## breakout
module breakout(
    input logic clk,
    input logic right,
    input logic left,
    input logic reset,
    output logic [2:0] red,
    output logic [2:0] green,
    output logic [2:0] blue,
    output logic hsync,
    output logic vsync
    );
logic [9:0] xpos;
logic [9:0] ypos;
vga signal_generator_inst(clk, reset, hsync, vsync, xpos, ypos);
game game_inst(clk, xpos, ypos, right, left, reset, red, green, blue);                                                                  
endmodule
==> flow/config.mk <==
export PLATFORM = sky130hd
export DESIGN_NAME = breakout
export DESIGN_NICKNAME = breakout
export VERILOG_FILES = /design/flow/design.v
export SDC_FILE = /design/flow/constraint.sdc
export NUM_CORES = 4
export LEC_CHECK = 0
export ABC_AREA = 1
export CAP_MARGIN = 0
export CORE_MARGIN = 2
export CORE_UTILIZATION = 72
export CTS_CLUSTER_DIAMETER = 343
export CTS_CLUSTER_SIZE = 100
export GPL_ROUTABILITY_DRIVEN = 0
export PLACE_DENSITY_LB_ADDON = 0.07
export SETUP_SLACK_MARGIN = 1.04
export SLEW_MARGIN = 20
export TNS_END_PERCENT = 60
==> flow/constraint.sdc <==
create_clock -name core_clock -period 3.6 [get_ports {clk}]
set_input_delay 0.7200 -clock core_clock [delete_from_list [all_inputs] [get_ports {clk}]]
set_output_delay 0.7200 -clock core_clock [all_outputs]
set_load 0.01 [all_outputs]
run.sh (not shown) runs the stock make flow with config.mk's settings and CLKGATE_MAP_FILE=.
The starting point finished but failed the layout checks on setup timing.
Change:
CTS_CLUSTER_DIAMETER = 344   (was 343)
CTS_CLUSTER_SIZE = not set   (was 100)
MIN_ROUTING_LAYER = met1   (was not set)
SETUP_SLACK_MARGIN = not set   (was 1.04)
TNS_END_PERCENT = 90   (was 60)
clock period = 3.94 ns   (was 3.6 ns; I/O delays follow)
The changed run reached the layout checks and failed them: setup timing.
Wire length decreases by roughly a tenth.
Global-route usage goes down by 3.5 points.
Worst hold slack is better by 0.0039 ns.
Critical path depth goes down by 1.
Clock-buffer cell count shrinks by 3.
Change:
CAP_MARGIN = 20   (was 0)
CORE_UTILIZATION = 71   (was 72)
CTS_CLUSTER_DIAMETER = 350   (was 344)
GPL_ROUTABILITY_DRIVEN = not set   (was 0)
TNS_END_PERCENT = 35   (was 90)
clock period = 3.9 ns   (was 3.94 ns; I/O delays follow)
The changed run finished with setup timing left.
Count of clock-buffer cells in the layout grows by 1.
Worst hold slack barely changes.
Power grows by about 2.2%.
Worst setup slack got worse by 0.023 ns.
Sequential power hardly moves.
Cell area grows by 3.1%.
Wire length grows by 6.6%.
First-iteration DRC count shrinks by 12%.
Non-clock buffer count grows by 29.
Cell count grows by 2.7%.
Change:
CTS_CLUSTER_DIAMETER = not set   (was 350)
MIN_ROUTING_LAYER = not set   (was met1)
PLACE_DENSITY_LB_ADDON = not set   (was 0.07)
TNS_END_PERCENT = not set   (was 35)
clock period = 6.5 ns   (was 3.9 ns; I/O delays follow)
Outcome: The changed run ran to the end with no violations; setup slack improves by 0.99 ns; worst hold slack is about the same; clock skew barely changes; final area goes down by a little under a tenth; routed wire length goes down by roughly a tenth; combinational power goes down by well over a third.

---

breakout again, from the RTL that the note above started with.
make LEC_CHECK=0 ABC_AREA=1 CAP_MARGIN=20 CORE_MARGIN=2 CORE_UTILIZATION=72 CTS_CLUSTER_DIAMETER=91 CTS_CLUSTER_SIZE=79 PLACE_DENSITY_LB_ADDON=0.09 SETUP_SLACK_MARGIN=0.41 SLEW_MARGIN=20 finish   # period 1.37 ns
The starting point failed in clock tree synthesis with DPL-0038.
Then changed:
Settings changed: CTS_CLUSTER_DIAMETER 91 to default, CTS_CLUSTER_SIZE 79 to 10, HOLD_SLACK_MARGIN from default to 0.26, PLACE_DENSITY_LB_ADDON 0.09 to default, SETUP_SLACK_MARGIN 0.41 to default.
Clock period 1.37 ns to 3.79 ns, I/O delays scaled along.
Effect: The changed run finished with negative setup slack left. Synthesized area is unchanged. Synthesized cell count is unchanged. Die area stays the same.
Then changed:
Settings changed: CORE_UTILIZATION 72 to 67, CTS_CLUSTER_SIZE 10 to default, HOLD_SLACK_MARGIN 0.26 to default.
Clock period 3.79 ns to 5.17 ns, I/O delays scaled along.
The changed run finished clean.
Clock skew grows by 0.0047 ns.
Register-to-register slack gains 1.7 ns.
Worst setup slack gains 0.82 ns.
Clock-buffer cell count is unchanged.
Sequential power went down by 26%.
Wire length goes down by 21%.
Via count falls by 13%.
Critical path depth grows by 1.
Then changed:
Settings changed: CORE_UTILIZATION 67 to 71, PLACE_DENSITY from default to 0.39, TNS_END_PERCENT from default to 15.
Clock period 5.17 ns to 3.76 ns, I/O delays scaled along.
After rerunning:
- The new run reached the layout checks and failed them: negative setup slack
- setup slack is worse by 0.58 ns
- clock-buffer cell count fell by 1
- synthesized area is unchanged
- combinational power rose by well over a third
- sequential cell count does not change
- die size fell by a few percent
- cell count rose by a few percent
Then changed:
Settings changed: ABC_AREA 1 to default, CORE_UTILIZATION 71 to 40, PLACE_DENSITY 0.39 to default, TNS_END_PERCENT 15 to default.
Clock period 3.76 ns to 8.0 ns, I/O delays scaled along.
What happened: The new run completed with no timing, DRC or antenna violations; cell area goes down by 16%; via count shrinks by 33%; global-route usage came out lower by 22 points; routed wire length drops by 27%.

---

Starting RTL as in the previous note.
Design breakout, start of the top module:
module breakout(
    input logic clk,
    input logic right,
    input logic left,
    input logic reset,
    output logic [2:0] red,
    output logic [2:0] green,
    output logic [2:0] blue,
    output logic hsync,
    output logic vsync
    );
make LEC_CHECK=0 CAP_MARGIN=20 CELL_PAD_IN_SITES_GLOBAL_PLACEMENT=2 CORE_ASPECT_RATIO=1.41 CORE_MARGIN=8 CORE_UTILIZATION=27 CTS_CLUSTER_DIAMETER=23 GPL_ROUTABILITY_DRIVEN=0 GPL_TIMING_DRIVEN=1 MAX_ROUTING_LAYER=met4 PLACE_DENSITY_LB_ADDON=0.08 SETUP_SLACK_MARGIN=1.02 SLEW_MARGIN=20 finish   # period 6.56 ns
The baseline completed with no timing, DRC or antenna violations.
Change:
- CELL_PAD_IN_SITES_GLOBAL_PLACEMENT: 2 -> unset
- CORE_ASPECT_RATIO: 1.41 -> unset
- CORE_MARGIN: 8 -> 2
- CORE_UTILIZATION: 27 -> 47
- CTS_CLUSTER_DIAMETER: 23 -> unset
- GPL_ROUTABILITY_DRIVEN: 0 -> unset
- GPL_TIMING_DRIVEN: 1 -> unset
- MAX_ROUTING_LAYER: met4 -> unset
- PLACE_DENSITY_LB_ADDON: 0.08 -> unset
- SETUP_SLACK_MARGIN: 1.02 -> unset
- clock period: 6.56 -> 6.49 ns (I/O delays scaled with it)
Effect: Utilization came out higher by 21 points; synthesized cell count is unchanged; final cell count came out lower by 12%; final area came out lower by about 3%.
Change:
- ABC_AREA: unset -> 1
- CORE_UTILIZATION: 47 -> 65
- clock period: 6.49 -> 4.7 ns (I/O delays scaled with it)
=> The new run passed the timing, design-rule and antenna checks. Setup slack gains 0.0085 ns. Area after synthesis is higher by about 11%. Cell area is higher by 12%. Sequential share of layout area is lower by 3.1 points. Clock skew hardly moves.
Change:
- CORE_UTILIZATION: 65 -> 72
- CTS_CLUSTER_SIZE: unset -> 97
- SETUP_SLACK_MARGIN: unset -> 0.91
- clock period: 4.7 -> 3.79 ns (I/O delays scaled with it)
Effect:
- The changed run ran to the end with violations: setup timing
- wire length came out higher by 19%
- setup slack degrades by 0.68 ns
- power goes up by 34%
- count of clock-buffer cells in the layout climbs by 1
- cell count grows by 2.9%
- via count goes up by 13%
- die size goes down by 9.4%
- hold slack stays flat
- clock skew came out higher by 0.0031 ns
- global-route usage goes up by 7.7 points
Change:
- ABC_AREA: 1 -> unset
- CORE_UTILIZATION: 72 -> 22
- CTS_CLUSTER_SIZE: 97 -> unset
- SETUP_SLACK_MARGIN: 0.91 -> unset
- clock period: 3.79 -> 12.5 ns (I/O delays scaled with it)
With this change the flow completed without violations.
Total power falls by 73%.
Worst hold slack is better by 0.0081 ns.
Cell area goes down by 16%.
Final cell count came out lower by 11%.
Non-clock buffer count is lower by 112.
Sequential share of layout area went up by 4.2 points.
Sequential power drops by 69%.
Via count came out lower by 34%.
Clock-buffer cell count stays the same.

---

breakout again, from the RTL that the note above started with.
==> flow/config.mk <==
export PLATFORM = sky130hd
export DESIGN_NAME = breakout
export DESIGN_NICKNAME = breakout
export VERILOG_FILES = /design/flow/design.v
export SDC_FILE = /design/flow/constraint.sdc
export NUM_CORES = 4
export LEC_CHECK = 0
export ABC_AREA = 1
export CAP_MARGIN = 20
export CELL_PAD_IN_SITES_DETAIL_PLACEMENT = 1
export CELL_PAD_IN_SITES_GLOBAL_PLACEMENT = 2
export CORE_ASPECT_RATIO = 1.16
export CORE_MARGIN = 2
export CORE_UTILIZATION = 40
export CTS_CLUSTER_DIAMETER = 291
export GPL_ROUTABILITY_DRIVEN = 0
export MAX_ROUTING_LAYER = met4
export SLEW_MARGIN = 20
==> flow/constraint.sdc <==
create_clock -name core_clock -period 8.0 [get_ports {clk}]
set_input_delay 1.6000 -clock core_clock [delete_from_list [all_inputs] [get_ports {clk}]]
set_output_delay 1.6000 -clock core_clock [all_outputs]
set_load 0.01 [all_outputs]
The baseline completed without violations.
Next try:
CELL_PAD_IN_SITES_DETAIL_PLACEMENT = default   (was 1)
CELL_PAD_IN_SITES_GLOBAL_PLACEMENT = default   (was 2)
CORE_ASPECT_RATIO = default   (was 1.16)
CORE_UTILIZATION = 44   (was 40)
CTS_CLUSTER_DIAMETER = 259   (was 291)
CTS_CLUSTER_SIZE = 100   (was default)
GPL_ROUTABILITY_DRIVEN = default   (was 0)
MAX_ROUTING_LAYER = default   (was met4)
TNS_END_PERCENT = 100   (was default)
Result: The new run produced a clean layout. Cell count falls by a few percent. Power is about the same. Clock power climbs slightly.
Next try:
CAP_MARGIN = 40   (was 20)
CELL_PAD_IN_SITES_DETAIL_PLACEMENT = 1   (was default)
CELL_PAD_IN_SITES_GLOBAL_PLACEMENT = 1   (was default)
CORE_ASPECT_RATIO = 1.16   (was default)
CORE_MARGIN = 6   (was 2)
CORE_UTILIZATION = 40   (was 44)
CTS_CLUSTER_DIAMETER = 291   (was 259)
CTS_CLUSTER_SIZE = default   (was 100)
GPL_ROUTABILITY_DRIVEN = 1   (was default)
MAX_ROUTING_LAYER = met4   (was default)
SETUP_SLACK_MARGIN = -0.57   (was default)
SLEW_MARGIN = 30   (was 20)
TNS_END_PERCENT = default   (was 100)
The changed run passed the timing, design-rule and antenna checks.
Setup slack gets worse by 44 ps.
Die size increases by about a fifth.
Sequential cell count is unchanged.
Global-route usage fell by 1.3 points.
Synthesized cell count is unchanged.
Final cell count climbs slightly.
Total power went down slightly.
Combinational power climbs by a few percent.
Clock power fell by a few percent.
Via count goes up slightly.
Next try:
ABC_AREA = default   (was 1)
CAP_MARGIN = 20   (was 40)
CELL_PAD_IN_SITES_DETAIL_PLACEMENT = default   (was 1)
CELL_PAD_IN_SITES_GLOBAL_PLACEMENT = default   (was 1)
CORE_ASPECT_RATIO = default   (was 1.16)
CORE_MARGIN = 2   (was 6)
CORE_UTILIZATION = 59   (was 40)
CTS_CLUSTER_DIAMETER = 259   (was 291)
CTS_CLUSTER_SIZE = 100   (was default)
GPL_ROUTABILITY_DRIVEN = default   (was 1)
MAX_ROUTING_LAYER = default   (was met4)
SETUP_SLACK_MARGIN = default   (was -0.57)
SLEW_MARGIN = 20   (was 30)
TNS_END_PERCENT = 10   (was default)
=>
- The new run completed without violations
- maximum frequency falls by 2.8%
- setup slack gets worse by 180 ps
- design area falls by 12%
- cell count falls by 33%
- worst hold slack gets better by 6.8 ps
- total power falls by about 1%
- routed wire length falls by about 30%
- die size falls by about 44%
- non-clock buffer count falls by 6
Next try:
ABC_AREA = 1   (was default)
CAP_MARGIN = 40   (was 20)
CELL_PAD_IN_SITES_DETAIL_PLACEMENT = 1   (was default)
CELL_PAD_IN_SITES_GLOBAL_PLACEMENT = 2   (was default)
CORE_ASPECT_RATIO = 1.16   (was default)
CORE_UTILIZATION = 40   (was 59)
CTS_CLUSTER_DIAMETER = 291   (was 259)
CTS_CLUSTER_SIZE = default   (was 100)
GPL_ROUTABILITY_DRIVEN = 0   (was default)
HOLD_SLACK_MARGIN = -0.02   (was default)
MAX_ROUTING_LAYER = met4   (was default)
TNS_END_PERCENT = default   (was 10)
Effect: The changed run ran to the end with no violations. Final cell count went up by about 50%. Cell area is higher by 14%. Clock power rises by about 5.6%. Synthesized area climbs by about 11%. Total power goes up by 3.0%. Wire length came out higher by about 50%. Setup slack gets better by 120 ps. Fmax grows by 2.0%.
Power and IR drop assume default switching activity.
